==> inputs of 12-15 <==
==> flow/design.v (excerpt) <==
module milestone1 (
	input logic CLOCK_50_I,                    
	input logic resetn,
	input  logic            M1_en,
	output  logic            M1_end,
	output logic   [17:0]   SRAM_address,
	input  logic   [15:0]   SRAM_read_data,
	output logic   [15:0]   SRAM_write_data,
	output logic            SRAM_we_n
);
clock: 13.0 ns
lec_check: 0
abc_area: 0
cap_margin: 30
core_aspect_ratio: 0.89
core_margin: 4
core_utilization: 38
gpl_routability_driven: 0
gpl_timing_driven: 1
hold_slack_margin: 0.28
max_routing_layer: met4
setup_slack_margin: 0.08
slew_margin: 20
tns_end_percent: 5
run.sh (not shown) runs the stock make flow with config.mk's settings and CLKGATE_MAP_FILE=.
==> inputs of 07-01, as changes to 12-15 <==
- ABC_AREA: 0 -> not set
- CAP_MARGIN: 30 -> 15
- CORE_ASPECT_RATIO: 0.89 -> not set
- CORE_MARGIN: 4 -> 2
- CORE_UTILIZATION: 38 -> 66
- GPL_ROUTABILITY_DRIVEN: 0 -> not set
- GPL_TIMING_DRIVEN: 1 -> not set
- HOLD_SLACK_MARGIN: 0.28 -> not set
- SETUP_SLACK_MARGIN: 0.08 -> not set
- TNS_END_PERCENT: 5 -> not set
==> flow/constraint.sdc (replaced) <==
create_clock -name core_clock -period 8.46 [get_ports {CLOCK_50_I}]
set_input_delay 1.6920 -clock core_clock [delete_from_list [all_inputs] [get_ports {CLOCK_50_I}]]
set_output_delay 1.6920 -clock core_clock [all_outputs]
set_load 0.01 [all_outputs]
==> CHANGELOG.md <==
### Physical design

* All-Layer GR Usage at a little under a quarter
* Status: finished clean
* Antenna cells at 1
* CP Capture Point: G0[31]$_DFFE_PN0P_
* Synth-to-layout area growth at 9.34%
* Slowest cell on the critical path: dfrtp_1
* Slew @ Worst Pin at about 1 ns
* Invs w/o clock at just under 900
Source of the figures above: 12-15

==> CHANGELOG.md <==
## Flow update

* Synth cell types at 116
* Post-synthesis simple-gate area fraction at 14.3%
* Stopping stage: global routing
* DIE HEIGHT at between 300 and 400 um
* Post-CTS resize count at roughly 560
* Status: stopped before the end
* Hold buffers post-CTS at 0
* Gp weighted congestion at about 1.1
* I/O pin cnt at 55
Source of the figures above: 07-01


========
==> exp/xenon: inputs <==
Starting RTL as in the previous note.
Settings: LEC_CHECK=0, CAP_MARGIN=20, CORE_MARGIN=2, CORE_UTILIZATION=68, CTS_CLUSTER_DIAMETER=363, PLACE_DENSITY=0.41, SLEW_MARGIN=20; clock period 9.07 ns.
==> inputs of exp/juniper, as changes to exp/xenon <==
--- a/flow/config.mk
+++ b/flow/config.mk
@@ -9,5 +9,3 @@
 export CORE_MARGIN = 2
-export CORE_UTILIZATION = 68
-export CTS_CLUSTER_DIAMETER = 363
-export PLACE_DENSITY = 0.41
+export CORE_UTILIZATION = 65
 export SLEW_MARGIN = 20
==> flow/constraint.sdc (replaced) <==
create_clock -name core_clock -period 10.2 [get_ports {CLOCK_50_I}]
set_input_delay 2.0400 -clock core_clock [delete_from_list [all_inputs] [get_ports {CLOCK_50_I}]]
set_output_delay 2.0400 -clock core_clock [all_outputs]
set_load 0.01 [all_outputs]
==> results <==
In synthesized area, exp/juniper and exp/xenon do not differ. Synthesized cell count is the same in exp/juniper and exp/xenon. In exp/xenon the die area is lower than in exp/juniper, by about 4.4%. exp/xenon failed in global routing (5_1_grt) (GRT-0232). exp/juniper finished with timing, DRC and antenna clean.
==> figures <==
item                                                                        exp/xenon   exp/juniper
Setup repair bufs after CTS                                                       175             0
Die X-Extent                                                                   308 um        315 um
Half-perimeter wire length of the detailed placement result                 165000 um     150000 um
Setup slack after placement                                                  -1.00 ns     -0.261 ns
Result of the run                                                      did not finish  no timing/DRC/antenna violations
Stage where the flow stopped                                 global routing (5_1_grt)             -
Placement Cell Area                                                      0.0742 sq mm  0.0679 sq mm
Number of cells upsized or downsized after cts                                    609            23
Floorplan die height                                                           308 um        315 um
Num CTS Buffers                                                                    73            74
Area inside the core boundary                                            0.0915 sq mm  0.0953 sq mm
Area fraction in compound gates after synthesis                                 0.204         0.204
Area of the die                                                          0.0947 sq mm  0.0990 sq mm
Number of standard-cell rows in the floorplan                                     111           113
Final Wtd Congestion                                                             1.02          1.02
Placed Instances                                                                 9524          8823
Floorplan-stage core utilization                                                0.685         0.658
